## SOBEL
module  SOBEL(clk,reset,busy,ready,iaddr,idata,cdata_rd,cdata_wr,caddr_rd,caddr_wr,cwr,crd,csel	);
clock: 5.17 ns
lec_check: 0
abc_area: 1
cap_margin: 0
core_aspect_ratio: 1.02
core_margin: 2
core_utilization: 70
cts_cluster_diameter: 222
cts_cluster_size: 46
gpl_routability_driven: 1
place_density: 0.65
setup_slack_margin: 1.38
slew_margin: 20
run.sh (not shown) runs the stock make flow with config.mk's settings and CLKGATE_MAP_FILE=.
The starting point ended with an error in global routing (5_1_grt).
Change:
CORE_UTILIZATION = 72   (was 70)
SETUP_SLACK_MARGIN = -0.05   (was 1.38)
clock period = 8.58 ns   (was 5.17 ns; I/O delays follow)
Now the flow reached the layout checks and failed them: negative setup slack; die size fell by a few percent; area after synthesis does not change; synthesized cell count is unchanged.

* * *

== indigo ==
SOBEL again, from the RTL that the note above started with.
Design SOBEL, start of the top module:
module  SOBEL(clk,reset,busy,ready,iaddr,idata,cdata_rd,cdata_wr,caddr_rd,caddr_wr,cwr,crd,csel	);
clock: 8.39 ns
lec_check: 0
abc_area: 1
cap_margin: 20
core_margin: 2
core_utilization: 72
cts_cluster_diameter: 231
place_density_lb_addon: 0.19
setup_slack_margin: -0.56
slew_margin: 20
The flow completed for indigo, but it is not clean: the layout still shows setup timing.
Modified inputs, amber compared to indigo
# indigo
export LEC_CHECK = 0
export ABC_AREA = 1
export CAP_MARGIN = 20
export CORE_MARGIN = 2
export CORE_UTILIZATION = 72
export CTS_CLUSTER_DIAMETER = 231
export PLACE_DENSITY_LB_ADDON = 0.19
export SETUP_SLACK_MARGIN = -0.56
export SLEW_MARGIN = 20
create_clock -name core_clock -period 8.39 [get_ports {clk}]
# amber
export LEC_CHECK = 0
export CAP_MARGIN = 20
export CORE_MARGIN = 2
export CORE_UTILIZATION = 40
export SLEW_MARGIN = 20
create_clock -name core_clock -period 9.3 [get_ports {clk}]
==> comparison <==
Across indigo and amber, a clean result was obtained everywhere but in indigo.
amber vs indigo: maximum number of pins on one net before global-route repair up by more than 10%
indigo → amber: final worst slack saw an increase; summed area of non-filler cells in the final layout saw a decrease; mux contribution to synthesized area saw an increase; via count of the first global-routing pass saw a decrease; mapped cell area saw a decrease.
Of indigo and amber, indigo shows the lower xor/xnor cell area share of the yosys netlist, with amber above it.
Compared with indigo, amber shows time the final worst path needs with I/O delays and setup higher by 460 ps.
[compare] base=indigo new=amber: core utilization now smaller; relative area change from synthesis to final layout increased by 0.28 points relative to the old numbers; setup TNS after final layout went up 53 ps.

* * *

The RTL this note starts from:
==> flow/design.v <==
`timescale 1ns/10ps
module  SOBEL(clk,reset,busy,ready,iaddr,idata,cdata_rd,cdata_wr,caddr_rd,caddr_wr,cwr,crd,csel	);
	input clk,reset;
	input ready;
	input [7:0] idata;
	input [7:0] cdata_rd;
	output reg busy;
	output reg [16:0] iaddr;
	output reg [7:0] cdata_wr;
	output [15:0] caddr_rd;
	output reg [15:0] caddr_wr;
	output reg cwr;
	output crd;
	output reg [1:0] csel;
	assign caddr_rd = 16'd0;
	assign crd = 1'b0;
	localparam IDLE = 2'd0, READ = 2'd1, WRITE = 2'd2, DONE = 2'd3;
	reg [1:0] state;
	reg [3:0] count;
	reg [16:0] count_iaddr;    
	reg [16:0] w_count;        
	reg [71:0] pixel_value;    
	reg [7:0] sobel_x;
	wire [71:0] win = {idata, pixel_value[63:0]};
	wire [7:0] p0 = win[7:0],   p1 = win[15:8],  p2 = win[23:16];
	wire [7:0] p3 = win[31:24], p5 = win[47:40];
	wire [7:0] p6 = win[55:48], p7 = win[63:56], p8 = win[71:64];
	wire signed [11:0] gx = $signed({4'b0, p0}) + $signed({3'b0, p3, 1'b0}) + $signed({4'b0, p6})
	                      - $signed({3'b0, p5, 1'b0}) - $signed({4'b0, p2}) - $signed({4'b0, p8});
	wire signed [11:0] gy_r = $signed({4'b0, pixel_value[7:0]}) + $signed({3'b0, pixel_value[15:8], 1'b0}) + $signed({4'b0, pixel_value[23:16]})
	                        - $signed({3'b0, pixel_value[63:56], 1'b0}) - $signed({4'b0, pixel_value[55:48]}) - $signed({4'b0, pixel_value[71:64]});
	function [7:0] clamp(input signed [11:0] v);
		if (v > 255) clamp = 8'd255;
		else if (v < 0) clamp = 8'd0;
		else clamp = v[7:0];
	endfunction
	wire [8:0] temp_combine = sobel_x + cdata_wr + 9'd1;
	always @(posedge clk)
	begin
		if (reset) begin
			state <= IDLE;
			busy <= 1'b0;
			cwr <= 1'b0;
			csel <= 2'b00;
			count <= 4'd0;
			iaddr <= 17'd0;
			count_iaddr <= 17'd0;
			w_count <= 17'd0;
			caddr_wr <= 16'd0;
			cdata_wr <= 8'd0;
		end
		else begin
			case (state)
			IDLE: begin
				if (ready) begin
					busy <= 1'b1;
					state <= READ;
					count <= 4'd0;
					count_iaddr <= 17'd0;
					iaddr <= 17'd0;
					w_count <= 17'd0;
				end
			end
			READ: begin
				pixel_value[count*8 +: 8] <= idata;
				if (count == 4'd8) begin
					cwr <= 1'b1;
					csel <= 2'b01;
					cdata_wr <= clamp(gx);
					sobel_x <= clamp(gx);
					caddr_wr <= w_count[15:0];
					state <= WRITE;
				end
				else begin
					if (count == 4'd2 || count == 4'd5)
						iaddr <= iaddr + 17'd256;
					else
						iaddr <= iaddr + 17'd1;
					count <= count + 4'd1;
				end
			end
			WRITE: begin
				if (csel == 2'b01) begin
					csel <= 2'b10;
					cdata_wr <= clamp(gy_r);
				end
				else if (csel == 2'b10) begin
					csel <= 2'b11;
					cdata_wr <= temp_combine[8:1];
				end
				else begin
					cwr <= 1'b0;
					csel <= 2'b00;
					count <= 4'd0;
					w_count <= w_count + 17'd1;
					if (w_count == 17'd65535) begin
						busy <= 1'b0;
						state <= DONE;
					end
					else begin
						state <= READ;
						if (count_iaddr % 258 == 255) begin
							count_iaddr <= count_iaddr + 17'd3;
							iaddr <= count_iaddr + 17'd3;
						end
						else begin
							count_iaddr <= count_iaddr + 17'd1;
							iaddr <= count_iaddr + 17'd1;
						end
					end
				end
			end
			default: ;
			endcase
		end
	end
endmodule
Settings: LEC_CHECK=0, CAP_MARGIN=20, CELL_PAD_IN_SITES_DETAIL_PLACEMENT=0, CORE_MARGIN=2, CORE_UTILIZATION=64, CTS_CLUSTER_DIAMETER=96, MAX_ROUTING_LAYER=met4, MIN_ROUTING_LAYER=met1, PLACE_DENSITY=0.8, SETUP_SLACK_MARGIN=0.77, SLEW_MARGIN=20; clock period 7.41 ns.
The starting point produced a layout that fails on negative setup slack.
Then changed:
Settings changed: ABC_AREA set to 1, CELL_PAD_IN_SITES_DETAIL_PLACEMENT 0 to not set, CORE_UTILIZATION 64 to 60, CTS_CLUSTER_DIAMETER 96 to not set, MAX_ROUTING_LAYER met4 to not set, MIN_ROUTING_LAYER met1 to not set, PLACE_DENSITY 0.8 to not set, SETUP_SLACK_MARGIN 0.77 to not set.
Clock period 7.41 ns to 8.57 ns, I/O delays scaled along.
The changed run finished clean. Count of clock-buffer cells in the layout drops by 2. Global-route usage shrinks by 5.3 points. Core utilization came out lower by 6.4 points. Worst setup slack is better by 1.6 ns. Via count rises by 6.1%. Clock skew hardly moves. Non-clock buffer count decreases by 42. Cell area climbs by 3.8%.
